[flow/run.sh]
#!/bin/bash
# the make line also repeats each setting of config.mk as NAME=value (left out here)
make -C /OpenROAD-flow-scripts/flow DESIGN_CONFIG=/design/flow/config.mk WORK_HOME=/design/flow/orfs CLKGATE_MAP_FILE= finish
[flow/config.mk]
export PLATFORM = sky130hd
export DESIGN_NAME = izhikevich_neuron
export DESIGN_NICKNAME = izhikevich_neuron
export VERILOG_FILES = /design/flow/design.v
export SDC_FILE = /design/flow/constraint.sdc
export NUM_CORES = 4
export LEC_CHECK = 0
export ABC_AREA = 0
export CAP_MARGIN = 0
export CELL_PAD_IN_SITES_DETAIL_PLACEMENT = 1
export CELL_PAD_IN_SITES_GLOBAL_PLACEMENT = 2
export CORE_ASPECT_RATIO = 1.49
export CORE_MARGIN = 3
export CORE_UTILIZATION = 64
export CTS_CLUSTER_SIZE = 83
export GPL_ROUTABILITY_DRIVEN = 0
export GPL_TIMING_DRIVEN = 0
export PLACE_DENSITY_LB_ADDON = 0.2
export SETUP_SLACK_MARGIN = 2.61
export SLEW_MARGIN = 20
export TNS_END_PERCENT = 60
[flow/constraint.sdc]
create_clock -name core_clock -period 18.6 [get_ports {clk}]
set_input_delay 3.7200 -clock core_clock [delete_from_list [all_inputs] [get_ports {clk}]]
set_output_delay 3.7200 -clock core_clock [all_outputs]
set_load 0.01 [all_outputs]
[flow/design.v]
module izhikevich_neuron #(parameter DT = 16'h0100)  
(
    input wire clk,
    input wire rst,
    input wire [15:0] I,           
    output reg spike               
);
    reg signed [15:0] v, u;
    wire signed [15:0] a = 16'h0051;    
    wire signed [15:0] b = 16'h0200;    
    wire signed [15:0] c = -16'sd16640;  
    wire signed [15:0] d = 16'h0800;    
    wire signed [15:0] v_sq;
    wire signed [15:0] term1, term2, term3, dv_raw, du_raw;
    wire signed [15:0] bv;
    localparam signed [15:0] V_THRESH = 16'd7680;  
    cordic_mult sq_v (.x(v), .y(v), .out(v_sq));
    cordic_mult mul_004 (.x(16'h0148), .y(v_sq), .out(term1));
    cordic_mult mul_5v (.x(16'h0500), .y(v), .out(term2));
    assign term3 = 16'd35840;  
    assign dv_raw = term1 + term2 + term3 - u + I;
    cordic_mult mul_bv (.x(b), .y(v), .out(bv));
    assign du_raw = (bv - u);
    wire signed [15:0] du;
    cordic_mult mul_a (.x(a), .y(du_raw), .out(du));
    wire signed [31:0] dv_dt = dv_raw * $signed(DT);
    wire signed [31:0] du_dt = du * $signed(DT);
    always @(posedge clk or posedge rst) begin
        if (rst) begin
            v <= c;
            u <= 0;
            spike <= 0;
        end else begin
            if (v >= V_THRESH) begin
                v <= c;
                u <= u + d;
                spike <= 1;
            end else begin
                v <= v + dv_dt[23:8];  
                u <= u + du_dt[23:8];
                spike <= 0;
            end
        end
    end
endmodule
module cordic_mult(
    input signed [15:0] x,
    input signed [15:0] y,
    output signed [15:0] out
);
    wire signed [31:0] temp;
    assign temp = x * y;
    assign out = temp[23:8];  
endmodule
==> results.toml, run 1 <==
# physical design summary
[synthesis]
netlist.area_leader.share_pct = 34.45
fp_nets = 2156
seq_area_frac_synth_pct = 5.699
netlist_top_cells_count = "inv_1, fa_1, ha_1"
edf_count = 0
synth_area_leader_cell = "fa_1"
syn-instance-count = 1637
yosys.cell_types.count = 56
ys_top_logic_family = "adder cells"
yosysMostFrequentCell = "inv_1"
netlist_area_sq_um = 14640
ys_sh_mux_pct = 0.2905
ys_warn_count = 1
yosys_cells = 1637
fa_ha_area_share_pct = 55.73
topCellsByArea = "fa_1, ha_1, inv_1"
numSynthFlops = 33
syn_avg_cell_area_sq_um = 8.945
async_flop_share_pct = 100.0
ff_type = "dfrtp_1"
yosys_area_sq_um = 14640
synth-xor-area-share_pct = 7.092
simple_gate_share_pct = 10.40
compound_area_share_pct = 8.075

[status]
outcome = "aborted with a tool error"
stop_stage = "3_1_place_gp_skip_io"
firstError = "[ERROR FLW-0024] Place density exceeds 1.0 (current PLACE_DENSITY_LB_ADDON =  0.2). Please check if the value of  PLACE_DENSITY_LB_ADDON is between 0 and 0.99."

[floorplan]
fp_util_pct = 66.16
die_width_um = 129.9
coreArea_sq_um = 22130
num_rows = 66
die_h_um = 190.6
die_area_sq_um = 24770
==> run 2, diff against run 1 <==
ABC_AREA = not set   (was 0)
CAP_MARGIN = 5   (was 0)
CELL_PAD_IN_SITES_DETAIL_PLACEMENT = not set   (was 1)
CELL_PAD_IN_SITES_GLOBAL_PLACEMENT = not set   (was 2)
CORE_ASPECT_RATIO = not set   (was 1.49)
CORE_MARGIN = 2   (was 3)
CORE_UTILIZATION = 72   (was 64)
CTS_CLUSTER_DIAMETER = 193   (was not set)
CTS_CLUSTER_SIZE = 98   (was 83)
GPL_ROUTABILITY_DRIVEN = not set   (was 0)
GPL_TIMING_DRIVEN = not set   (was 0)
PLACE_DENSITY = 0.6   (was not set)
PLACE_DENSITY_LB_ADDON = not set   (was 0.2)
SETUP_SLACK_MARGIN = -1.0   (was 2.61)
TNS_END_PERCENT = not set   (was 60)
clock period = 10.2 ns   (was 18.6 ns; I/O delays follow)
==> run 2 against run 1 <==
Effect of this change:
- the layout now fails its checks (negative setup slack)
- die area down 13%
- area after synthesis did not move
- synthesized cell count unchanged
==> results.toml, run 2 <==
# generated from flow reports
[hold_path]
worstHoldEndpoint = "u[4]"
worstHoldStart = "u[4]"
min_path_cells = 2
min_path_type = "reg2reg"

[setup_path]
cpMostUsedCell = "fa_1"
crit_path_end = "v[15]"
path_buffers = 12
crit_start = "v[1]"
worstPathMaxFanout = 7
cp-end-kind = "register"
cp.depth = 44
cp_slowest_cell = "fa_1"
reg2reg_depth = 44
setup.worst_path.start_class = "register"
worst-r2r-setup-slack_ns = -1.24
reg2reg_to = "v[15]"
slowest_delay_ns = 0.52
cp_top_family = "adder cells"
rr_startpoint = "v[1]"
required_ns = 10.43
arrival_ns = 11.66
critical_path_class = "reg2reg"

[synthesis]
synth_area_leader_cell = "fa_1"
ys_top_logic_family = "adder cells"
yosys.cell_types.count = 56
numSynthFlops = 33
ff_type = "dfrtp_1"
fa_ha_area_share_pct = 55.73
edf_count = 0
topCellsByArea = "fa_1, ha_1, inv_1"
fp_nets = 2156
syn_avg_cell_area_sq_um = 8.945
netlist_area_sq_um = 14640
seq_area_frac_synth_pct = 5.699
yosysMostFrequentCell = "inv_1"
netlist_top_cells_count = "inv_1, fa_1, ha_1"
ys_sh_mux_pct = 0.2905
simple_gate_share_pct = 10.40
compound_area_share_pct = 8.075
netlist.area_leader.share_pct = 34.45
yosys_cells = 1637
yosys_area_sq_um = 14640
syn-instance-count = 1637
async_flop_share_pct = 100.0
ys_warn_count = 1
synth-xor-area-share_pct = 7.092

[floorplan]
coreArea_sq_um = 20100
ios = 19
die_width_um = 146.6
num_rows = 52
fp_util_pct = 72.83
die_area_sq_um = 21490
die_h_um = 146.6

[sta]
worst_slew_pin_slew_ns = 0.6572
final.min_clock_period_ns = 11.44
final_hold_viol_count = 0
fmax_mhz = 87.44
relSlewSlack_pct = 55.73
setup_viol = 8
finalWorstSetupSlack_ns = -1.236
finClkSkew_ns = 0.01170
rsz0062_at_grt = "true"
finalCritPeriodShare_pct = 112.1
timing_max_transition_violations_final = 0

[drt]
viasPerCell = 5.433
finalWirelength_mm = 35.26
vias = 11540
antenna_left = 0
first_iter_violations = 460
post_drt_wl_per_cell_um = 16.60
drc = 0
dr.pass1.iters = 5
diodes = 0

[status]
outcome = "failed layout checks"
so_faults = "negative setup slack"

[cts]
cts_tree = "built"
clock.latency.late_pin_ns = 0.30
path_clk_slew_ns = 0.07
cts.sinks = 33
cts_made_buffers = 5
cts_hold_buf = 0
h-tree-depth = 2
cts_root_buf = "clkbuf_16"
ctsLongestPathBuffers = 2

[placement]
io_buffer_count = 18
dp_slack_ns = -1.379
place_congestion = 0.9476
dpl.hpwl_mm = 29.60

[cells_and_area]
synthToLayoutAreaGrowth_pct = 17.05
final.fill_count = 1196
num-nets-final = 2372

[job]
drv_cap = 0
log.warning_count = 33

[grt]
grt_pass1_vias = 12800
antenna_found_initial = 1
grt_max_degree = 34
grt_usage_pct = 34.89
grt_pass1_wl_mm = 59.63
grt.overflow.total = 0
[run 2: cell type report]
type | count | area (sq um) | share of cell area (%)
multi-input combinational | 1110 | 12230 | 71.33
timing repair buffer | 234 | 1817 | 10.60
inverter | 469 | 1760 | 10.27
sequential | 33 | 845.8 | 4.935
tap | 270 | 337.8 | 1.971
clock buffer | 6 | 138.9 | 0.8103
clock inverter | 2 | 13.76 | 0.08030
[run 2: layer usage]
metal | global-route usage [%] | routed length [um]
met4 | 12.38 | 1319
met1 | 43.20 | 14160
met2 | 62.93 | 18090
met5 | 0 | 0
met3 | 4.375 | 1688
[run 2: stage by stage]
step                std cells  utilization, %  setup TNS, ns  area (sq um)  hold slack [ns]
global route             2124           85.25         -9.507         17140           0.5503
finish                   2124           85.25         -5.191         17140           0.5274
floorplan                1637               -         -2.852         14740           0.4772
detailed placement       2097           82.48         -6.078         16580           0.5144
CTS                      2121           84.82         -4.810         17050           0.5301
global placement         2097           82.48         -4.558         16580           0.4988
[run 2: repair_timing]
| action | 4_1_cts | 5_1_grt |
|---|---|---|
| endpoints found under the setup margin | 3 | 7 |
| pin swaps | 34 | 9 |
| gates resized | 47 | 22 |
| setup buffers | 19 | 4 |
==> run 3, diff against run 2 <==
ABC_AREA = 1   (was not set)
CAP_MARGIN = 20   (was 5)
CTS_CLUSTER_DIAMETER = 28   (was 193)
CTS_CLUSTER_SIZE = not set   (was 98)
SETUP_SLACK_MARGIN = 0.77   (was -1.0)
clock period = 9.23 ns   (was 10.2 ns; I/O delays follow)
==> run 3 against run 2 <==
Effect of this change:
- the run now fails in 5_1_grt
- area after synthesis is 7.1% higher
- die area is 6.9% higher
- synthesized cell count is 24% higher
==> results.toml, run 3 <==
# physical design summary
[synthesis]
ys_warn_count = 1
yosysMostFrequentCell = "inv_1"
syn-instance-count = 2026
yosys.cell_types.count = 49
yosys_cells = 2026
fa_ha_area_share_pct = 52.01
simple_gate_share_pct = 14.67
ys_sh_mux_pct = 0
fp_nets = 2545
syn_avg_cell_area_sq_um = 7.744
ys_top_logic_family = "adder cells"
ff_type = "dfrtp_1"
topCellsByArea = "fa_1, ha_1, inv_1"
compound_area_share_pct = 7.576
netlist.area_leader.share_pct = 32.16
seq_area_frac_synth_pct = 5.319
synth_area_leader_cell = "fa_1"
synth-xor-area-share_pct = 4.618
yosys_area_sq_um = 15690
async_flop_share_pct = 100.0
netlist_area_sq_um = 15690
edf_count = 0
netlist_top_cells_count = "inv_1, nand2_1, fa_1"
numSynthFlops = 33

[grt]
grt_usage_pct = 88.58
grt.overflow.total = 232

[floorplan]
die_area_sq_um = 22990
die_width_um = 151.6
die_h_um = 151.6
fp_util_pct = 72.56
coreArea_sq_um = 21620
ios = 19
num_rows = 54

[cts]
cts.sinks = 33
cts_root_buf = "clkbuf_16"
h-tree-depth = 2
ctsLongestPathBuffers = 2
cts_made_buffers = 5

[placement]
io_buffer_count = 18
dp_slack_ns = -1.866
dpl.hpwl_mm = 36.44
place_congestion = 0.9396

[status]
firstError = "[ERROR GRT-0232] Routing congestion too high. Check the congestion heatmap in the GUI."
stop_stage = "5_1_grt"
outcome = "aborted with a tool error"
run 3: timing repair:
| action | 4_1_cts |
|---|---|
| setup buffers | 40 |
| hold buffers | 0 |
| pin swaps | 108 |
| cloned | 0 |
| setup endpoints to repair | 14 |
| resized | 212 |
run 3: metal layers:
metal / track usage (%) / overflow
met5: 70.91 / 2
met4: 90.23 / 83
met1: 85.20 / 12
met2: 100.1 / 123
met3: 79.73 / 12
run 3: through the flow:
stage               util [%]  instances  setup TNS [ns]  area [sq um]
floorplan                  -       2026          -7.271         16170
global placement       84.47       2534          -13.95         18260
detailed placement     84.47       2534          -16.86         18260
CTS                    90.79       2582          -12.07         19630
==> run 4, diff against run 3 <==
CTS_CLUSTER_DIAMETER = 169   (was 28)
PLACE_DENSITY = 0.35   (was 0.6)
SETUP_SLACK_MARGIN = -0.52   (was 0.77)
TNS_END_PERCENT = 5   (was not set)
clock period = 9.17 ns   (was 9.23 ns; I/O delays follow)
==> run 4 against run 3 <==
Effect of this change:
- the layout now fails its checks (negative setup slack)
- synthesized cell count unchanged
- die area stayed put
- area after synthesis is the same
==> results.toml, run 4 <==
# generated from flow reports
[drt]
antenna_left = 0
vias = 17520
post_drt_wl_per_cell_um = 27.86
dr.pass1.iters = 23
drc = 0
first_iter_violations = 3674
viasPerCell = 6.731
finalWirelength_mm = 72.52

[cells_and_area]
postLayoutCellArea_sq_um = 19710
final.fill_count = 850
final_cells = 2603
num-nets-final = 2827
synthToLayoutAreaGrowth_pct = 25.62

[floorplan]
die_width_um = 151.6
num_rows = 54
die_area_sq_um = 22990
die_h_um = 151.6
coreArea_sq_um = 21620
ios = 19
fp_util_pct = 72.56

[sta]
fmax_mhz = 75.78
rsz0062_at_grt = "true"
final.min_clock_period_ns = 13.20
finClkSkew_ns = 0.02153
finalCritPeriodShare_pct = 143.9
relSlewSlack_pct = 36.26
worst_slew_pin_slew_ns = 0.9526
setup_viol = 15
final_hold_viol_count = 0
timing_max_transition_violations_final = 0
finalWorstSetupSlack_ns = -4.025

[job]
drv_cap = 0
log.warning_count = 34

[setup_path]
worst-r2r-setup-slack_ns = -4.03
reg2reg_to = "v[10]"
required_ns = 9.32
critical_path_class = "reg2reg"
worstPathMaxFanout = 10
rr_startpoint = "v[1]"
crit_start = "v[1]"
cp.depth = 46
path_buffers = 12
arrival_ns = 13.34
slowest_delay_ns = 0.66
cpMostUsedCell = "inv_1"
setup.worst_path.start_class = "register"
cp-end-kind = "register"
cp_top_family = "adder cells"
reg2reg_depth = 46
crit_path_end = "v[10]"
cp_slowest_cell = "fa_1"

[cts]
cts_made_buffers = 5
ctsLongestPathBuffers = 2
cts_tree = "built"
h-tree-depth = 2
path_clk_slew_ns = 0.08
cts.sinks = 33
clock.latency.late_pin_ns = 0.32
cts_root_buf = "clkbuf_16"
cts_hold_buf = 0

[synthesis]
synth_area_leader_cell = "fa_1"
syn-instance-count = 2026
ff_type = "dfrtp_1"
netlist_area_sq_um = 15690
seq_area_frac_synth_pct = 5.319
yosys.cell_types.count = 49
yosys_area_sq_um = 15690
simple_gate_share_pct = 14.67
netlist.area_leader.share_pct = 32.16
yosysMostFrequentCell = "inv_1"
ys_top_logic_family = "adder cells"
edf_count = 0
netlist_top_cells_count = "inv_1, nand2_1, fa_1"
syn_avg_cell_area_sq_um = 7.744
numSynthFlops = 33
fa_ha_area_share_pct = 52.01
ys_warn_count = 1
fp_nets = 2545
ys_sh_mux_pct = 0
compound_area_share_pct = 7.576
async_flop_share_pct = 100.0
yosys_cells = 2026
topCellsByArea = "fa_1, ha_1, inv_1"
synth-xor-area-share_pct = 4.618

[hold_path]
min_path_type = "reg2reg"
min_path_cells = 2
worstHoldEndpoint = "u[9]"
worstHoldStart = "u[9]"

[grt]
antenna_found_initial = 10
grt_usage_pct = 41.01
grt_max_degree = 34
grt_pass1_wl_mm = 72.93
grt.overflow.total = 0
grt_pass1_vias = 15340

[placement]
place_congestion = 0.9695
placed_cell_area_sq_um = 18250
io_buffer_count = 18
dpl.hpwl_mm = 35.89
dp_slack_ns = -2.206
place_inst = 2543

[status]
outcome = "failed layout checks"
so_faults = "negative setup slack"
==> run 4: metrics by stage <==
step	utilization (%)	TNS [ns]	hold slack, ns
after floorplan	-	-9.385	0.4807
after global placement	84.41	-18.56	0.5206
after detailed placement	84.41	-20.23	0.5266
after CTS	87.41	-15.51	0.5400
after global routing	91.08	-49.60	0.5816
final	91.15	-45.67	0.5638
==> run 4: timing repair <==
action                     in CTS  in global routing
setup buffers                  23                 17
setup endpoints to repair      13                 13
gates resized                  78                132
pin swaps                      37                 82
==> run 4: layout make-up <==
class | count | area (sq um) | area share (%)
inverters | 621 | 2340 | 11.87
well taps | 280 | 350.3 | 1.778
multi-input cells | 1341 | 13540 | 68.68
flip-flops and latches | 33 | 843.3 | 4.279
diodes | 14 | 35.03 | 0.1778
repair buffers | 306 | 2461 | 12.49
clock inverters | 3 | 17.52 | 0.08888
clock buffers | 5 | 125.1 | 0.6349
==> run 4: routing by layer <==
metal  GRT usage, %  part of all wire (%)  up-vias  wire (um)
li1               -                     -     6632          -
met1          48.49                    29     7973      20860
met2          70.43                    39     1906      28360
met3          8.503                    18      984      13240
met4          21.76                    13       26       9395
met5              0                  0.90        -        656
==> run 5, diff against run 4 <==
ABC_AREA = not set   (was 1)
CORE_UTILIZATION = 62   (was 72)
CTS_CLUSTER_DIAMETER = 193   (was 169)
CTS_CLUSTER_SIZE = 98   (was not set)
PLACE_DENSITY = 0.6   (was 0.35)
SETUP_SLACK_MARGIN = 1.98   (was -0.52)
TNS_END_PERCENT = 15   (was 5)
clock period = 6.68 ns   (was 9.17 ns; I/O delays follow)
==> run 5 against run 4 <==
Effect of this change:
- the layout still fails its checks (negative setup slack)
- critical endpoint is now v[15]
- synthesized cell count down 19%
- critical path type unchanged
- global-route usage shrank 8.1 points
- worst setup slack worse by 0.62 ns
- clock-buffer cell count grew 2
- via count shrank 31%
- area after synthesis fell by 6.7%
- utilization fell by 8.3 points
- die area grew 8.2%
- maximum frequency grew 17%
- register-to-register slack got worse by 0.62 ns
==> results.toml, run 5 <==
# generated from flow reports
[synthesis]
synth_area_leader_cell = "fa_1"
ys_sh_mux_pct = 0.2905
yosysMostFrequentCell = "inv_1"
netlist_area_sq_um = 14640
yosys_area_sq_um = 14640
ys_warn_count = 1
seq_area_frac_synth_pct = 5.699
numSynthFlops = 33
compound_area_share_pct = 8.075
simple_gate_share_pct = 10.40
edf_count = 0
ys_top_logic_family = "adder cells"
yosys_cells = 1637
fa_ha_area_share_pct = 55.73
yosys.cell_types.count = 56
topCellsByArea = "fa_1, ha_1, inv_1"
async_flop_share_pct = 100.0
syn-instance-count = 1637
fp_nets = 2156
syn_avg_cell_area_sq_um = 8.945
netlist_top_cells_count = "inv_1, fa_1, ha_1"
synth-xor-area-share_pct = 7.092
ff_type = "dfrtp_1"
netlist.area_leader.share_pct = 34.45

[floorplan]
die_area_sq_um = 24860
die_width_um = 157.7
coreArea_sq_um = 23330
ios = 19
num_rows = 56
die_h_um = 157.7
fp_util_pct = 62.76

[drt]
dr.pass1.iters = 5
finalWirelength_mm = 38.76
drc = 0
first_iter_violations = 439
viasPerCell = 5.216
diodes = 0
post_drt_wl_per_cell_um = 16.61
antenna_left = 0
vias = 12170

[setup_path]
cp.depth = 47
critical_path_class = "reg2reg"
setup.worst_path.start_class = "register"
crit_start = "v[11]"
worst-r2r-setup-slack_ns = -4.64
crit_path_end = "v[15]"
slowest_delay_ns = 0.62
cp-end-kind = "register"
arrival_ns = 11.56
required_ns = 6.91
path_buffers = 9
rr_startpoint = "v[11]"
reg2reg_depth = 47
worstPathMaxFanout = 4
cp_slowest_cell = "dfstp_2"
cpMostUsedCell = "fa_1"
cp_top_family = "adder cells"
reg2reg_to = "v[15]"

[hold_path]
worstHoldEndpoint = "u[6]"
min_path_type = "reg2reg"
worstHoldStart = "u[6]"
min_path_cells = 2

[cts]
ctsLongestPathBuffers = 2
cts_tree = "built"
clock.latency.late_pin_ns = 0.30
cts_hold_buf = 0
path_clk_slew_ns = 0.07
h-tree-depth = 2
cts_root_buf = "clkbuf_16"
cts_made_buffers = 5
cts.sinks = 33

[cells_and_area]
num-nets-final = 2532
final.fill_count = 1399
final_cells = 2333
postLayoutCellArea_sq_um = 19340
synthToLayoutAreaGrowth_pct = 32.07

[sta]
worst_slew_pin_slew_ns = 0.5541
finalCritPeriodShare_pct = 169.5
final_hold_viol_count = 0
finClkSkew_ns = 0.009302
finalWorstSetupSlack_ns = -4.641
final.min_clock_period_ns = 11.32
rsz0062_at_grt = "true"
fmax_mhz = 88.33
relSlewSlack_pct = 62.11
timing_max_transition_violations_final = 0
hold_slack_ns = 0.5354
setup_viol = 20
fin_setup_tns_ns = -52.38

[job]
log.warning_count = 34
drv_cap = 0

[grt]
grt_usage_pct = 32.90
grt_pass1_wl_mm = 63.93
grt_pass1_vias = 13540
grt.overflow.total = 0
grt_max_degree = 34
antenna_found_initial = 0

[status]
so_faults = "negative setup slack"
outcome = "failed layout checks"

[placement]
dpl.hpwl_mm = 30.19
io_buffer_count = 18
place_inst = 2263
place_congestion = 0.9256
placed_cell_area_sq_um = 17750
==> run 5: per-layer routing <==
metal	vias up	GRT usage (%)	wire length (um)
li1	5777	-	-
met1	5981	38.99	15120
met2	291	60.99	20560
met3	119	3.832	1486
met4	0	12.21	1594
met5	-	0	0
==> run 5: cell type report <==
cell class              count  area, sq um  share of cell area, %
clock buffers               7        132.6                 0.6858
clock inverters             1        5.005                0.02588
inverters                 469         1763                  9.116
multi-input cells        1110        13090                  67.69
flip-flops and latches     33        843.3                  4.361
well taps                 319        399.1                  2.064
repair buffers            394         3105                  16.06
==> run 5: repair_timing <==
item	CTS	global route
endpoints found under the setup margin	32	32
setup buffers	56	6
gates cloned	0	0
resized	135	59
pin swaps	98	44
==> run 5: through the flow <==
stage | utilization, % | setup WS (ns)
floorplan | - | -4.233
global placement | 76.07 | -4.382
detailed placement | 76.07 | -4.508
CTS | 81.26 | -4.342
global route | 82.88 | -5.018
finish | 82.88 | -4.641
==> run 6, diff against run 5 <==
CORE_UTILIZATION = 65   (was 62)
CTS_CLUSTER_DIAMETER = not set   (was 193)
CTS_CLUSTER_SIZE = not set   (was 98)
PLACE_DENSITY = not set   (was 0.6)
SETUP_SLACK_MARGIN = 1.99   (was 1.98)
TNS_END_PERCENT = not set   (was 15)
clock period = 8.0 ns   (was 6.68 ns; I/O delays follow)
==> run 6 against run 5 <==
Effect of this change:
- still fails the layout checks on negative setup slack
- area after synthesis unchanged
- utilization up 5.2 points
- maximum frequency down 2.2%
- synthesized cell count unchanged
- die area down 4.5%
- critical endpoint unchanged
- highest routed layer unchanged
==> results.toml, run 6 <==
# generated from flow reports
[status]
outcome = "failed layout checks"
so_faults = "negative setup slack"

[synthesis]
yosys.cell_types.count = 56
seq_area_frac_synth_pct = 5.699
synth-xor-area-share_pct = 7.092
ys_warn_count = 1
edf_count = 0
yosys_area_sq_um = 14640
async_flop_share_pct = 100.0
syn_avg_cell_area_sq_um = 8.945
fa_ha_area_share_pct = 55.73
netlist_area_sq_um = 14640
fp_nets = 2156
synth_area_leader_cell = "fa_1"
numSynthFlops = 33
netlist.area_leader.share_pct = 34.45
ys_top_logic_family = "adder cells"
topCellsByArea = "fa_1, ha_1, inv_1"
netlist_top_cells_count = "inv_1, fa_1, ha_1"
ys_sh_mux_pct = 0.2905
yosysMostFrequentCell = "inv_1"
simple_gate_share_pct = 10.40
syn-instance-count = 1637
compound_area_share_pct = 8.075
yosys_cells = 1637
ff_type = "dfrtp_1"

[sta]
relSlewSlack_pct = 34.08
final.min_clock_period_ns = 11.57
worst_slew_pin_slew_ns = 0.9827
rsz0062_at_grt = "true"
finalCritPeriodShare_pct = 144.6
final_hold_viol_count = 0
setup_viol = 15
timing_max_transition_violations_final = 0
finalWorstSetupSlack_ns = -3.572
fmax_mhz = 86.42
finClkSkew_ns = 0.006643

[drt]
antenna_left = 0
finalWirelength_mm = 41.98
first_iter_violations = 602
post_drt_wl_per_cell_um = 19.02
vias = 12250
dr.pass1.iters = 5
viasPerCell = 5.550
diodes = 0
drc = 0

[setup_path]
path_buffers = 11
critical_path_class = "reg2reg"
cp_top_family = "adder cells"
rr_startpoint = "v[9]"
reg2reg_to = "v[15]"
setup.worst_path.start_class = "register"
cp.depth = 45
cp-end-kind = "register"
reg2reg_depth = 45
worst-r2r-setup-slack_ns = -3.57
crit_path_end = "v[15]"
worstPathMaxFanout = 4
required_ns = 8.22
arrival_ns = 11.79
crit_start = "v[9]"
slowest_delay_ns = 0.57
cpMostUsedCell = "fa_1"
cp_slowest_cell = "fa_2"

[cts]
cts_tree = "built"
ctsLongestPathBuffers = 2
h-tree-depth = 2
cts_made_buffers = 5
clock.latency.late_pin_ns = 0.30
cts.sinks = 33
cts_root_buf = "clkbuf_16"
cts_hold_buf = 0
path_clk_slew_ns = 0.06

[grt]
grtUsageMet2_pct = 62.05
grt_pass1_wl_mm = 63.75
grt.overflow.total = 0
grt.met1_usage_pct = 42.19
grt_pass1_vias = 13250
grt_max_degree = 34
antenna_found_initial = 0
grt_usage_pct = 34.04
met3_usage_pct = 2.959
grt.busiest_layer = "met2"

[floorplan]
die_width_um = 154.1
fp_util_pct = 66.68
num_rows = 54
die_area_sq_um = 23740
coreArea_sq_um = 21960
ios = 19
die_h_um = 154.1

[hold_path]
worstHoldEndpoint = "u[4]"
min_path_type = "reg2reg"
min_path_cells = 2
worstHoldStart = "u[4]"

[placement]
dpl.hpwl_mm = 29.52
io_buffer_count = 18
place_congestion = 0.9347
placed_cell_area_sq_um = 17070
place_inst = 2113

[job]
drv_cap = 0
log.warning_count = 34

[cells_and_area]
final_cells = 2207
num-nets-final = 2445
synthToLayoutAreaGrowth_pct = 32.05
postLayoutCellArea_sq_um = 19340
[run 6: what timing repair did]
item	in CTS	in global routing
setup endpoints to repair	25	25
gates resized	159	125
setup buffers	54	32
gates cloned	0	0
pin swaps	94	126
[run 6: layer usage]
metal | part of all wire, % | vias up
met4 | 5.3 | 0
met5 | 0 | -
met3 | 4.4 | 168
li1 | - | 5609
met2 | 52 | 437
met1 | 38 | 6035
[run 6: layout make-up]
| type | count | area, sq um |
|---|---|---|
| Clock buffer | 7 | 142.6 |
| Clock inverter | 1 | 30.03 |
| Fill cell | 1059 | 2623 |
| Inverter | 469 | 1779 |
| Multi-Input combinational cell | 1110 | 13650 |
| Sequential cell | 33 | 845.8 |
| Tap cell | 280 | 350.3 |
| Timing Repair Buffer | 307 | 2534 |
[run 6: stage by stage]
step | utilization, % | setup TNS (ns) | hold slack [ns] | setup slack (ns)
final | 88.06 | -35.62 | 0.5518 | -3.572
after global routing | 88.06 | -39.26 | 0.5982 | -3.903
after CTS | 84.12 | -31.34 | 0.5385 | -3.212
after detailed placement | 77.72 | -31.49 | 0.5190 | -3.286
after global placement | 77.72 | -30.32 | 0.5043 | -3.131
after floorplan | - | -23.57 | 0.4772 | -2.907
==> run 7, diff against run 6 <==
ABC_AREA = 1   (was not set)
CORE_UTILIZATION = 72   (was 65)
CTS_CLUSTER_DIAMETER = 191   (was not set)
SETUP_SLACK_MARGIN = -0.52   (was 1.99)
clock period = 9.52 ns   (was 8.0 ns; I/O delays follow)
==> run 7 against run 6 <==
Effect of this change:
- die area decreased by 3.2%
- area after synthesis increased by 7.1%
- the flow now stops in 5_1_grt
- synthesized cell count increased by 24%
==> results.toml, run 7 <==
# physical design summary
[status]
outcome = "aborted with a tool error"
stop_stage = "5_1_grt"
firstError = "[ERROR GRT-0232] Routing congestion too high. Check the congestion heatmap in the GUI."

[synthesis]
ys_top_logic_family = "adder cells"
numSynthFlops = 33
simple_gate_share_pct = 14.67
ff_type = "dfrtp_1"
fa_ha_area_share_pct = 52.01
seq_area_frac_synth_pct = 5.319
synth_area_leader_cell = "fa_1"
syn_avg_cell_area_sq_um = 7.744
ys_warn_count = 1
fp_nets = 2545
ys_sh_mux_pct = 0
async_flop_share_pct = 100.0
yosys_cells = 2026
synth-xor-area-share_pct = 4.618
netlist.area_leader.share_pct = 32.16
edf_count = 0
yosysMostFrequentCell = "inv_1"
syn-instance-count = 2026
yosys_area_sq_um = 15690
netlist_area_sq_um = 15690
compound_area_share_pct = 7.576
topCellsByArea = "fa_1, ha_1, inv_1"
netlist_top_cells_count = "inv_1, nand2_1, fa_1"
yosys.cell_types.count = 49

[cts]
cts.sinks = 33
cts_made_buffers = 5
ctsLongestPathBuffers = 2
cts_root_buf = "clkbuf_16"
h-tree-depth = 2

[grt]
grt_usage_pct = 83.61
grt.overflow.total = 157

[floorplan]
die_width_um = 151.6
die_area_sq_um = 22990
die_h_um = 151.6
num_rows = 54
coreArea_sq_um = 21620
fp_util_pct = 72.56
ios = 19

[placement]
dp_slack_ns = -2.072
dpl.hpwl_mm = 37.65
place_congestion = 0.9767
io_buffer_count = 18
## run 7: what timing repair did
action / in CTS
pin swaps: 94
resized: 185
hold buffers: 0
endpoints found under the setup margin: 12
setup buffers: 52
## run 7: per-layer routing
layer / overflow / track usage, %
met1: 6 / 80.00
met3: 4 / 72.07
met2: 81 / 97.24
met5: 0 / 56.14
met4: 66 / 87.59
## run 7: stage by stage
stage / utilization (%) / setup TNS, ns / instance area, sq um / cells
2_1_floorplan: - / -5.293 / 15990 / 2026
3_3_place_gp: 83.81 / -14.46 / 18120 / 2537
3_5_place_dp: 83.81 / -17.55 / 18120 / 2537
4_1_cts: 90.20 / -9.875 / 19500 / 2592
==> run 8, diff against run 7 <==
ABC_AREA = not set   (was 1)
CORE_UTILIZATION = 71   (was 72)
CTS_CLUSTER_DIAMETER = not set   (was 191)
PLACE_DENSITY = 0.67   (was not set)
SETUP_SLACK_MARGIN = -0.63   (was -0.52)
clock period = 10.0 ns   (was 9.52 ns; I/O delays follow)
==> run 8 against run 7 <==
Effect of this change:
- now fails the layout checks on negative setup slack
- synthesized cell count shrank 19%
- area after synthesis shrank 6.7%
- die area shrank 5.2%
==> results.toml, run 8 <==
# generated from flow reports
[status]
outcome = "failed layout checks"
so_faults = "negative setup slack"

[sta]
final.min_clock_period_ns = 11.82
rsz0062_at_grt = "true"
timing_max_transition_violations_final = 0
worst_slew_pin_slew_ns = 0.6572
setup_viol = 10
fmax_mhz = 84.57
relSlewSlack_pct = 55.72
finalWorstSetupSlack_ns = -1.824
final_hold_viol_count = 0
finClkSkew_ns = 0.01751
finalCritPeriodShare_pct = 118.2

[setup_path]
cp.depth = 46
crit_start = "v[5]"
reg2reg_depth = 46
path_buffers = 10
arrival_ns = 12.04
reg2reg_to = "v[15]"
rr_startpoint = "v[5]"
cpMostUsedCell = "fa_1"
worst-r2r-setup-slack_ns = -1.82
cp-end-kind = "register"
crit_path_end = "v[15]"
slowest_delay_ns = 0.57
worstPathMaxFanout = 4
cp_top_family = "adder cells"
critical_path_class = "reg2reg"
setup.worst_path.start_class = "register"
required_ns = 10.22
cp_slowest_cell = "fa_1"

[cts]
h-tree-depth = 2
cts.sinks = 33
cts_tree = "built"
cts_hold_buf = 0
ctsLongestPathBuffers = 2
clock.latency.late_pin_ns = 0.31
cts_root_buf = "clkbuf_16"
cts_made_buffers = 5
path_clk_slew_ns = 0.06

[cells_and_area]
comb_area_sq_um = 12720
final-seq-area_sq_um = 842.1
synthToLayoutAreaGrowth_pct = 22.58
fin_util_pct = 88.71
final.fill_count = 956
num-nets-final = 2409

[synthesis]
yosys_cells = 1637
simple_gate_share_pct = 10.40
fa_ha_area_share_pct = 55.73
ys_top_logic_family = "adder cells"
fp_nets = 2156
yosys_area_sq_um = 14640
yosys.cell_types.count = 56
netlist.area_leader.share_pct = 34.45
ys_sh_mux_pct = 0.2905
synth-xor-area-share_pct = 7.092
ys_warn_count = 1
async_flop_share_pct = 100.0
numSynthFlops = 33
syn-instance-count = 1637
topCellsByArea = "fa_1, ha_1, inv_1"
synth_area_leader_cell = "fa_1"
edf_count = 0
netlist_area_sq_um = 14640
ff_type = "dfrtp_1"
syn_avg_cell_area_sq_um = 8.945
compound_area_share_pct = 8.075
seq_area_frac_synth_pct = 5.699
netlist_top_cells_count = "inv_1, fa_1, ha_1"
yosysMostFrequentCell = "inv_1"

[floorplan]
coreArea_sq_um = 20230
die_width_um = 147.6
num_rows = 52
die_h_um = 147.6
fp_util_pct = 72.37
ios = 19
die_area_sq_um = 21790

[drt]
viasPerCell = 5.836
finalWirelength_mm = 43.47
first_iter_violations = 920
vias = 12610
post_drt_wl_per_cell_um = 20.12
antenna_left = 0
dr.pass1.iters = 6
drc = 0
diodes = 0

[hold_path]
min_path_type = "reg2reg"
min_path_cells = 2
worstHoldEndpoint = "u[9]"
worstHoldStart = "u[9]"

[grt]
grt_usage_pct = 36.57
grt_pass1_wl_mm = 62.92
grt_pass1_vias = 13340
antenna_found_initial = 0
grt_max_degree = 34
grt.overflow.total = 0

[job]
log.warning_count = 34
drv_cap = 0

[placement]
dpl.hpwl_mm = 30.09
dp_slack_ns = -1.362
place_congestion = 0.9045
io_buffer_count = 18
==> run 8: final cells by class <==
| type | count | share of cell area, % |
|---|---|---|
| multi-input cells | 1110 | 70.86 |
| inverters | 469 | 9.808 |
| clock buffers | 6 | 0.7737 |
| clock inverters | 2 | 0.07668 |
| flip-flops and latches | 33 | 4.691 |
| repair buffers | 271 | 11.91 |
| well taps | 270 | 1.882 |
==> run 8: stage by stage <==
step / setup TNS, ns / hold slack [ns] / cells / cell area, sq um
after CTS: -5.143 / 0.5248 / 2146 / 17410
final: -10.69 / 0.5322 / 2161 / 17950
after floorplan: -3.013 / 0.4772 / 1637 / 14880
after detailed placement: -7.052 / 0.5090 / 2114 / 16860
after global routing: -13.73 / 0.5776 / 2161 / 17950
after global placement: -4.566 / 0.5095 / 2114 / 16860
==> run 8: what timing repair did <==
item | in CTS | in global routing
pin swaps | 33 | 55
setup endpoints to repair | 7 | 9
gates resized | 48 | 92
setup buffers | 25 | 16
==> run 8: metal layers <==
metal | wire, um | track usage, % | up-vias
met2 | 21950 | 66.84 | 643
met4 | 3269 | 15.82 | 0
met3 | 3010 | 4.136 | 285
li1 | - | - | 5538
met5 | 0 | 0 | -
met1 | 15240 | 43.61 | 6145
==> run 9, diff against run 8 <==
ABC_AREA = 1   (was not set)
CORE_UTILIZATION = 72   (was 71)
CTS_CLUSTER_DIAMETER = 168   (was not set)
CTS_CLUSTER_SIZE = 74   (was not set)
GPL_ROUTABILITY_DRIVEN = 0   (was not set)
PLACE_DENSITY = not set   (was 0.67)
PLACE_DENSITY_LB_ADDON = 0.08   (was not set)
SETUP_SLACK_MARGIN = not set   (was -0.63)
clock period = 9.93 ns   (was 10.0 ns; I/O delays follow)
==> run 9 against run 8 <==
Effect of this change:
- the flow now stops in 5_1_grt
- area after synthesis increased by 7.1%
- synthesized cell count rose by 24%
- die area rose by 5.5%
==> results.toml, run 9 <==
# physical design summary
[status]
outcome = "aborted with a tool error"
stop_stage = "5_1_grt"
firstError = "[ERROR GRT-0232] Routing congestion too high. Check the congestion heatmap in the GUI."

[synthesis]
async_flop_share_pct = 100.0
numSynthFlops = 33
edf_count = 0
simple_gate_share_pct = 14.67
topCellsByArea = "fa_1, ha_1, inv_1"
syn-instance-count = 2026
ys_top_logic_family = "adder cells"
fa_ha_area_share_pct = 52.01
netlist.area_leader.share_pct = 32.16
compound_area_share_pct = 7.576
ys_sh_mux_pct = 0
yosysMostFrequentCell = "inv_1"
ff_type = "dfrtp_1"
netlist_area_sq_um = 15690
netlist_top_cells_count = "inv_1, nand2_1, fa_1"
syn_avg_cell_area_sq_um = 7.744
yosys_cells = 2026
ys_warn_count = 1
yosys.cell_types.count = 49
seq_area_frac_synth_pct = 5.319
synth-xor-area-share_pct = 4.618
yosys_area_sq_um = 15690
fp_nets = 2545
synth_area_leader_cell = "fa_1"

[placement]
dp_slack_ns = -1.292
placed_cell_area_sq_um = 18160
io_buffer_count = 18
dpl.hpwl_mm = 36.60

[cts]
cts_made_buffers = 5
h-tree-depth = 2
ctsLongestPathBuffers = 2
cts_hold_buf = 0
cts.sinks = 33
cts_root_buf = "clkbuf_16"

[grt]
grt.overflow.total = 43
grt_usage_pct = 77.54

[floorplan]
fp_util_pct = 72.56
die_width_um = 151.6
num_rows = 54
die_area_sq_um = 22990
die_h_um = 151.6
coreArea_sq_um = 21620
ios = 19
==> run 9: stage by stage <==
stage | instances | utilization, %
after detailed placement | 2539 | 83.98
after global placement | 2539 | 83.98
after floorplan | 2026 | -
after CTS | 2570 | 88.35
==> run 9: per-layer routing <==
| metal | global-route usage, % | overflow |
|---|---|---|
| met5 | 59.55 | 2 |
| met1 | 73.44 | 0 |
| met3 | 70.24 | 1 |
| met4 | 74.63 | 20 |
| met2 | 90.95 | 20 |
==> run 9: timing repair <==
item / 4_1_cts
endpoints found under the setup margin: 12
buffers inserted: 23
resized: 115
pin swaps: 65
==> run 10, diff against run 9 <==
CORE_ASPECT_RATIO = 0.91   (was not set)
CTS_CLUSTER_DIAMETER = not set   (was 168)
CTS_CLUSTER_SIZE = 86   (was 74)
GPL_ROUTABILITY_DRIVEN = 1   (was 0)
HOLD_SLACK_MARGIN = 0.04   (was not set)
MAX_ROUTING_LAYER = met4   (was not set)
SETUP_SLACK_MARGIN = 3.26   (was not set)
SLEW_MARGIN = 5   (was 20)
TNS_END_PERCENT = 75   (was not set)
clock period = 11.3 ns   (was 9.93 ns; I/O delays follow)
==> run 10 against run 9 <==
Effect of this change:
- the layout now fails its checks (negative setup slack)
- die area about the same
- area after synthesis is the same
- synthesized cell count unchanged
==> results.toml, run 10 <==
# generated from flow reports
[synthesis]
simple_gate_share_pct = 14.67
netlist_top_cells_count = "inv_1, nand2_1, fa_1"
ys_top_logic_family = "adder cells"
ys_warn_count = 1
synth_area_leader_cell = "fa_1"
yosys_area_sq_um = 15690
edf_count = 0
netlist.area_leader.share_pct = 32.16
async_flop_share_pct = 100.0
topCellsByArea = "fa_1, ha_1, inv_1"
syn_avg_cell_area_sq_um = 7.744
seq_area_frac_synth_pct = 5.319
yosys.cell_types.count = 49
netlist_area_sq_um = 15690
ff_type = "dfrtp_1"
synth-xor-area-share_pct = 4.618
yosysMostFrequentCell = "inv_1"
numSynthFlops = 33
fp_nets = 2545
compound_area_share_pct = 7.576
syn-instance-count = 2026
fa_ha_area_share_pct = 52.01
yosys_cells = 2026
ys_sh_mux_pct = 0

[setup_path]
cpMostUsedCell = "nand2_1"
critical_path_class = "reg2reg"
path_buffers = 11
reg2reg_to = "v[15]"
setup.worst_path.start_class = "register"
worstPathMaxFanout = 8
arrival_ns = 12.38
worst-r2r-setup-slack_ns = -0.88
required_ns = 11.50
crit_path_end = "v[15]"
slowest_delay_ns = 0.57
crit_start = "v[3]"
cp_top_family = "adder cells"
rr_startpoint = "v[3]"
cp_slowest_cell = "fa_1"
cp-end-kind = "register"
reg2reg_depth = 51
cp.depth = 51

[grt]
grt.overflow.total = 0
grt_pass1_wl_mm = 77.73
grt_usage_pct = 44.82
grt_max_degree = 34
antenna_found_initial = 1
grt_pass1_vias = 15500

[drt]
dr.pass1.iters = 9
drc = 0
antenna_left = 0
viasPerCell = 6.376
finalWirelength_mm = 60.02
post_drt_wl_per_cell_um = 24.36
vias = 15710
first_iter_violations = 2159

[placement]
place_inst = 2346
io_buffer_count = 18
dp_slack_ns = -0.006885
dpl.hpwl_mm = 33.79
place_congestion = 0.9662

[sta]
timing_max_transition_violations_final = 0
finalWorstSetupSlack_ns = -0.8797
finClkSkew_ns = 0.008537
fmax_mhz = 82.10
worst_slew_pin_slew_ns = 0.6765
relSlewSlack_pct = 54.90
final.min_clock_period_ns = 12.18
setup_viol = 7
rsz0062_at_grt = "true"
final_hold_viol_count = 0
finalCritPeriodShare_pct = 107.8

[status]
so_faults = "negative setup slack"
outcome = "failed layout checks"

[cts]
ctsLongestPathBuffers = 2
cts_tree = "built"
cts_made_buffers = 5
clock.latency.late_pin_ns = 0.30
cts_root_buf = "clkbuf_16"
cts.sinks = 33
h-tree-depth = 2
path_clk_slew_ns = 0.06
cts_hold_buf = 0

[cells_and_area]
final-seq-area_sq_um = 848.3
comb_area_sq_um = 13980
num-nets-final = 2689
synthToLayoutAreaGrowth_pct = 22.18
final.fill_count = 935
final_cells = 2464
fin_util_pct = 89.67

[floorplan]
die_area_sq_um = 22990
num_rows = 51
fp_util_pct = 73.39
ios = 19
coreArea_sq_um = 21380
die_width_um = 158.7
die_h_um = 144.8

[hold_path]
worstHoldEndpoint = "u[9]"
worstHoldStart = "u[9]"
min_path_type = "reg2reg"
min_path_cells = 2

[job]
drv_cap = 0
log.warning_count = 32
## run 10: timing repair
| action | 4_1_cts | 5_1_grt |
|---|---|---|
| endpoints found under the setup margin | 15 | 15 |
| buffers inserted | 82 | 26 |
| hold endpoints to repair | 0 | 0 |
| resized | 203 | 118 |
| pin swaps | 119 | 59 |
| cloned | 0 | 0 |
## run 10: area by class of cell
cell class	count	share of cell area [%]
repair buffers	168	7.755
well taps	291	1.899
clock buffers	8	0.7637
flip-flops and latches	33	4.426
diodes	2	0.02611
inverters	621	12.17
multi-input cells	1341	72.96
## run 10: layer usage
layer | track usage, % | wire length [um] | up-vias
met5 | - | 0 | -
met3 | 10.91 | 8872 | 671
li1 | - | - | 6335
met2 | 70.67 | 25040 | 1457
met1 | 53.58 | 19830 | 7247
met4 | 25.45 | 6268 | 0
## run 10: per-stage QoR
stage               hold slack, ns   TNS [ns]  area (sq um)
floorplan                   0.4807          0         16010
global placement            0.5121          0         16610
detailed placement          0.5206  -0.006885         16640
CTS                         0.5359          0         18470
global route                0.5801     -4.133         19170
finish                      0.5526     -3.701         19170
==> run 11, diff against run 10 <==
ABC_AREA = not set   (was 1)
CORE_ASPECT_RATIO = not set   (was 0.91)
CTS_CLUSTER_DIAMETER = 169   (was not set)
CTS_CLUSTER_SIZE = not set   (was 86)
GPL_ROUTABILITY_DRIVEN = not set   (was 1)
HOLD_SLACK_MARGIN = not set   (was 0.04)
MAX_ROUTING_LAYER = not set   (was met4)
PLACE_DENSITY_LB_ADDON = not set   (was 0.08)
SETUP_SLACK_MARGIN = -0.52   (was 3.26)
SLEW_MARGIN = 20   (was 5)
TNS_END_PERCENT = 5   (was 75)
clock period = 9.67 ns   (was 11.3 ns; I/O delays follow)
==> run 11 against run 10 <==
Effect of this change:
- still fails the layout checks on negative setup slack
- via count fell by 27%
- area after synthesis fell by 6.7%
- sequential cell count unchanged
- cell area fell by 9.8%
- register-to-register slack got worse by 0.88 ns
- critical endpoint unchanged
==> results.toml, run 11 <==
# generated from flow reports
[status]
outcome = "failed layout checks"
so_faults = "negative setup slack"

[synthesis]
synth_area_leader_cell = "fa_1"
ff_type = "dfrtp_1"
compound_area_share_pct = 8.075
yosys.cell_types.count = 56
syn-instance-count = 1637
yosys_area_sq_um = 14640
yosysMostFrequentCell = "inv_1"
fp_nets = 2156
netlist_area_sq_um = 14640
ys_top_logic_family = "adder cells"
netlist_top_cells_count = "inv_1, fa_1, ha_1"
fa_ha_area_share_pct = 55.73
numSynthFlops = 33
topCellsByArea = "fa_1, ha_1, inv_1"
netlist.area_leader.share_pct = 34.45
synth-xor-area-share_pct = 7.092
yosys_cells = 1637
ys_sh_mux_pct = 0.2905
syn_avg_cell_area_sq_um = 8.945
simple_gate_share_pct = 10.40
async_flop_share_pct = 100.0
ys_warn_count = 1
seq_area_frac_synth_pct = 5.699
edf_count = 0

[floorplan]
ios = 19
coreArea_sq_um = 20100
die_h_um = 146.6
fp_util_pct = 72.83
die_width_um = 146.6
die_area_sq_um = 21490
num_rows = 52

[sta]
hold_slack_ns = 0.5413
final_hold_viol_count = 0
finClkSkew_ns = 0.01068
worst_slew_pin_slew_ns = 0.5951
timing_max_transition_violations_final = 0
finalCritPeriodShare_pct = 118.2
fmax_mhz = 87.49
final.min_clock_period_ns = 11.43
setup_viol = 11
relSlewSlack_pct = 60.02
rsz0062_at_grt = "true"
finalWorstSetupSlack_ns = -1.759

[setup_path]
crit_path_end = "v[15]"
slowest_delay_ns = 0.58
path_buffers = 8
rr_startpoint = "v[9]"
cp_slowest_cell = "dfstp_2"
reg2reg_to = "v[15]"
worst-r2r-setup-slack_ns = -1.76
cp-end-kind = "register"
critical_path_class = "reg2reg"
cp_top_family = "adder cells"
arrival_ns = 11.64
crit_start = "v[9]"
cp.depth = 43
reg2reg_depth = 43
required_ns = 9.89
setup.worst_path.start_class = "register"
worstPathMaxFanout = 6
cpMostUsedCell = "fa_1"

[cts]
path_clk_slew_ns = 0.07
h-tree-depth = 2
cts_tree = "built"
ctsLongestPathBuffers = 2
clock.latency.late_pin_ns = 0.30
cts_hold_buf = 0
cts_root_buf = "clkbuf_16"
cts.sinks = 33
cts_made_buffers = 5

[cells_and_area]
fin_util_pct = 85.97
num-nets-final = 2373
synthToLayoutAreaGrowth_pct = 18.03

[drt]
drc = 0
dr.pass1.iters = 5
diodes = 0
antenna_left = 0
viasPerCell = 5.408
finalWirelength_mm = 35.28
post_drt_wl_per_cell_um = 16.60
first_iter_violations = 459
vias = 11490

[placement]
dpl.hpwl_mm = 29.89
dp_slack_ns = -1.777
io_buffer_count = 18
place_congestion = 1.040

[job]
log.warning_count = 34
drv_cap = 0

[grt]
grt_usage_pct = 34.67
antenna_found_initial = 0
grt_max_degree = 34
grt_pass1_vias = 12770
grt_pass1_wl_mm = 59.45
grt.overflow.total = 0

[hold_path]
min_path_cells = 2
worstHoldEndpoint = "u[4]"
worstHoldStart = "u[4]"
min_path_type = "reg2reg"
==> run 11: cell type report <==
class	instances	area (sq um)
multi-input combinational	1110	12340
fill	1166	2821
timing repair buffer	235	1829
inverter	469	1760
sequential	33	840.8
tap	270	337.8
clock buffer	7	142.6
clock inverter	1	30.03
==> run 11: metrics by stage <==
step	instances	cell area (sq um)	setup TNS [ns]
global route	2125	17280	-14.63
global placement	2105	16740	-9.065
floorplan	1637	14870	-6.398
detailed placement	2105	16740	-10.92
CTS	2125	17130	-8.977
finish	2125	17280	-9.589
==> run 11: routing by layer <==
metal / global-route usage (%) / share of wire (%) / vias to the layer above
met5: 0 / 0 / -
met4: 11.55 / 3.3 / 0
met3: 3.406 / 4.1 / 79
met2: 62.21 / 52 / 266
met1: 44.18 / 41 / 5688
li1: - / - / 5459
==> run 11: timing repair <==
action	CTS	global route
pin swaps	27	26
gates resized	31	38
hold endpoints to repair	0	0
endpoints found under the setup margin	9	11
setup buffers	12	0
==> run 12, diff against run 11 <==
ABC_AREA = 1   (was not set)
CORE_UTILIZATION = 31   (was 72)
CTS_CLUSTER_DIAMETER = 112   (was 169)
GPL_ROUTABILITY_DRIVEN = 1   (was not set)
MAX_ROUTING_LAYER = met4   (was not set)
SETUP_SLACK_MARGIN = not set   (was -0.52)
TNS_END_PERCENT = not set   (was 5)
clock period = 8.7 ns   (was 9.67 ns; I/O delays follow)
==> run 12 against run 11 <==
Effect of this change:
- the layout still fails its checks (negative setup slack)
- via count up 18%
- area after synthesis up 7.1%
- utilization down 44 points
- clock-buffer cell count up 1
- routed wire length up 19%
- maximum frequency up 7.4%
- clock skew down 0.0067 ns
- critical path type unchanged
- highest routed layer unchanged
==> results.toml, run 12 <==
# generated from flow reports
[drt]
dr.pass1.iters = 5
diodes = 0
met2_wirelength_mm = 21.76
met1_length_mm = 18.26
first_iter_violations = 512
vias = 13520
drc = 0
viasPerCell = 4.484
post_drt_wl_per_cell_um = 13.96
antenna_left = 0
finalWirelength_mm = 42.09
topRoutingLayerUsed = "met4"
wl_met3_um = 743

[cts]
cts.sinks = 33
cts_hold_buf = 0
h-tree-depth = 2
cts_root_buf = "clkbuf_16"
clock.latency.late_pin_ns = 0.29
ctsLongestPathBuffers = 2
cts_tree = "built"
cts_made_buffers = 5
path_clk_slew_ns = 0.06

[placement]
dpl.hpwl_mm = 35.67
place_congestion = 0.9161
io_buffer_count = 18

[synthesis]
netlist_top_cells_count = "inv_1, nand2_1, fa_1"
syn-instance-count = 2026
yosys_cells = 2026
ys_warn_count = 1
netlist_area_sq_um = 15690
compound_area_share_pct = 7.576
fp_nets = 2545
synth_area_leader_cell = "fa_1"
ys_sh_mux_pct = 0
async_flop_share_pct = 100.0
yosys.cell_types.count = 49
yosys_area_sq_um = 15690
numSynthFlops = 33
simple_gate_share_pct = 14.67
synth-xor-area-share_pct = 4.618
yosysMostFrequentCell = "inv_1"
ff_type = "dfrtp_1"
edf_count = 0
syn_avg_cell_area_sq_um = 7.744
netlist.area_leader.share_pct = 32.16
seq_area_frac_synth_pct = 5.319
ys_top_logic_family = "adder cells"
fa_ha_area_share_pct = 52.01
topCellsByArea = "fa_1, ha_1, inv_1"

[sta]
finalCritPeriodShare_pct = 122.3
rsz0062_at_grt = "true"
setup_viol = 14
final_hold_viol_count = 0
relSlewSlack_pct = 64.94
worst_slew_pin_slew_ns = 0.5221
finClkSkew_ns = 0.003994
finalWorstSetupSlack_ns = -1.942
final.min_clock_period_ns = 10.64
timing_max_transition_violations_final = 0
fmax_mhz = 93.97

[cells_and_area]
final.fill_count = 5015
fin_util_pct = 42.00
num-nets-final = 2861
synthToLayoutAreaGrowth_pct = 34.04

[setup_path]
required_ns = 8.91
worstPathMaxFanout = 7
cp.depth = 51
rr_startpoint = "v[8]"
path_buffers = 15
worst-r2r-setup-slack_ns = -1.94
cp_top_family = "adder cells"
setup.worst_path.start_class = "register"
slowest_delay_ns = 0.66
crit_path_end = "v[15]"
arrival_ns = 10.85
crit_start = "v[8]"
cpMostUsedCell = "fa_1"
cp_slowest_cell = "dfstp_2"
reg2reg_to = "v[15]"
critical_path_class = "reg2reg"
reg2reg_depth = 51
cp-end-kind = "register"

[grt]
grt_max_degree = 34
grt.overflow.total = 0
antenna_found_initial = 0
grt_pass1_wl_mm = 69.97
grt_usage_pct = 16.71
grt_pass1_vias = 14590

[floorplan]
num_rows = 82
coreArea_sq_um = 50070
die_h_um = 229.0
die_width_um = 229.0
fp_util_pct = 31.33
ios = 19
die_area_sq_um = 52430

[status]
outcome = "failed layout checks"
so_faults = "negative setup slack"

[hold_path]
worstHoldStart = "u[9]"
worstHoldEndpoint = "u[9]"
min_path_type = "reg2reg"
min_path_cells = 2

[job]
log.warning_count = 32
drv_cap = 0
## run 12: what timing repair did
action / CTS / global route
setup endpoints to repair: 14 / 14
hold endpoints to repair: 0 / 0
resized: 151 / 178
pin swaps: 100 / 133
buffers inserted: 41 / 37
## run 12: per-stage QoR
stage	hold WS [ns]	cell area, sq um	setup slack [ns]	cells	setup TNS, ns
floorplan	0.4807	16170	-1.694	2026	-13.45
global placement	0.5285	18800	-2.314	2936	-22.80
detailed placement	0.5418	18800	-2.341	2936	-23.66
CTS	0.5554	19980	-1.878	2982	-19.63
global route	0.6046	21030	-2.394	3015	-22.89
finish	0.5538	21030	-1.942	3015	-18.09
## run 12: area by class of cell
cell class              instances  area (sq um)  area share, %
repair buffers                340          2800          13.32
clock buffers                   8         146.4         0.6961
multi-input cells            1341         14060          66.85
flip-flops and latches         33         842.1          4.004
inverters                     621          2341          11.13
well taps                     672         840.8          3.998
## run 12: routing by layer
layer  GRT usage [%]  vias to the layer above
met3          0.4491                       70
met5               -                        -
met1           20.01                     6575
li1                -                     6682
met2           31.11                      191
met4           3.754                        0
==> run 13, diff against run 12 <==
ABC_AREA = not set   (was 1)
CORE_UTILIZATION = 37   (was 31)
CTS_CLUSTER_DIAMETER = not set   (was 112)
GPL_ROUTABILITY_DRIVEN = not set   (was 1)
MAX_ROUTING_LAYER = not set   (was met4)
PLACE_DENSITY = 0.6   (was not set)
clock period = 16.7 ns   (was 8.7 ns; I/O delays follow)
==> run 13 against run 12 <==
Effect of this change:
- the run now finishes clean
- synthesized cell count decreased by 19%
- non-clock buffer count decreased by 320
- worst setup slack improved by 5.8 ns
- largest cell class unchanged
==> results.toml, run 13 <==
# generated from flow reports
[setup_path]
path_buffers = 7
crit_start = "v[6]"
arrival_ns = 13.06
reg2reg_to = "v[15]"
worst-r2r-setup-slack_ns = 3.84
cp-end-kind = "register"
critical_path_class = "reg2reg"
slowest_delay_ns = 0.95
reg2reg_depth = 44
cp_slowest_cell = "dfrtp_1"
setup.worst_path.start_class = "register"
required_ns = 16.90
cp.depth = 44
cpMostUsedCell = "fa_1"
crit_path_end = "v[15]"
worstPathMaxFanout = 22
rr_startpoint = "v[6]"
cp_top_family = "adder cells"

[drt]
drc = 0
first_iter_violations = 338
viasPerCell = 4.705
antenna_left = 0
diodes = 0
finalWirelength_mm = 32.04
dr.pass1.iters = 4
post_drt_wl_per_cell_um = 14.85
vias = 10150

[cts]
clock.latency.late_pin_ns = 0.28
path_clk_slew_ns = 0.06
cts.sinks = 33
cts_root_buf = "clkbuf_16"
cts_hold_buf = 0
post_cts_resized = 0
cts_made_buffers = 5
ctsLongestPathBuffers = 2
postCtsSetupBuffers = 0
h-tree-depth = 2
cts_tree = "built"

[hold_path]
min_path_type = "reg2reg"
worstHoldEndpoint = "u[4]"
worstHoldStart = "u[4]"
min_path_cells = 2

[sta]
relSlewSlack_pct = 36.76
worst_slew_pin_slew_ns = 0.9427
timing_max_transition_violations_final = 0
finalCritPeriodShare_pct = 77.03
final_hold_viol_count = 0
final.min_clock_period_ns = 12.86
rsz0062_at_grt = "false"
hold_slack_ns = 0.5451
fmax_mhz = 77.74
fin_setup_tns_ns = 0
finClkSkew_ns = 0.005295
setup_viol = 0

[synthesis]
fa_ha_area_share_pct = 55.73
yosysMostFrequentCell = "inv_1"
edf_count = 0
simple_gate_share_pct = 10.40
synth_area_leader_cell = "fa_1"
netlist_top_cells_count = "inv_1, fa_1, ha_1"
ys_sh_mux_pct = 0.2905
yosys.cell_types.count = 56
syn-instance-count = 1637
yosys_cells = 1637
seq_area_frac_synth_pct = 5.699
netlist_area_sq_um = 14640
numSynthFlops = 33
synth-xor-area-share_pct = 7.092
netlist.area_leader.share_pct = 34.45
async_flop_share_pct = 100.0
fp_nets = 2156
ff_type = "dfrtp_1"
yosys_area_sq_um = 14640
ys_top_logic_family = "adder cells"
compound_area_share_pct = 8.075
ys_warn_count = 1
syn_avg_cell_area_sq_um = 8.945
topCellsByArea = "fa_1, ha_1, inv_1"

[grt]
antenna_found_initial = 0
grt.overflow.total = 0
grt_usage_pct = 16.79
grt_max_degree = 34
grt_pass1_vias = 11230
grt_pass1_wl_mm = 55.50

[status]
outcome = "finished clean"

[placement]
place_congestion = 0.8336
dpl.hpwl_mm = 27.57
io_buffer_count = 18
place_inst = 2150

[cells_and_area]
fin_util_pct = 39.99
final_cells = 2158
synthToLayoutAreaGrowth_pct = 6.041
num-nets-final = 2158

[floorplan]
die_h_um = 202.9
fp_util_pct = 37.71
coreArea_sq_um = 38830
num_rows = 72
ios = 19
die_width_um = 202.9
die_area_sq_um = 41180

[job]
drv_cap = 0
log.warning_count = 29
[run 13: final cells by class]
| class | count | area [sq um] |
|---|---|---|
| multi-input combinational | 1110 | 11950 |
| fill | 3884 | 23300 |
| sequential | 33 | 834.6 |
| timing repair buffer | 20 | 195.2 |
| inverter | 469 | 1760 |
| tap | 518 | 648.1 |
| clock inverter | 3 | 17.52 |
| clock buffer | 5 | 125.1 |
[run 13: per-layer routing]
metal | track usage [%] | up-vias | share of wire [%] | wire length, um
met5 | 0 | - | 0 | 0
met4 | 3.076 | 0 | 1.4 | 444
met3 | 0.8507 | 24 | 2.1 | 676
met2 | 30.20 | 110 | 50 | 16030
met1 | 22.54 | 4988 | 46 | 14890
li1 | - | 5032 | - | -
[run 13: metrics by stage]
step                worst slack (ns)  area, sq um
floorplan                      5.155        14640
global placement               3.851        15380
detailed placement             3.762        15380
CTS                            3.757        15530
global route                   3.107        15530
finish                         3.837        15530
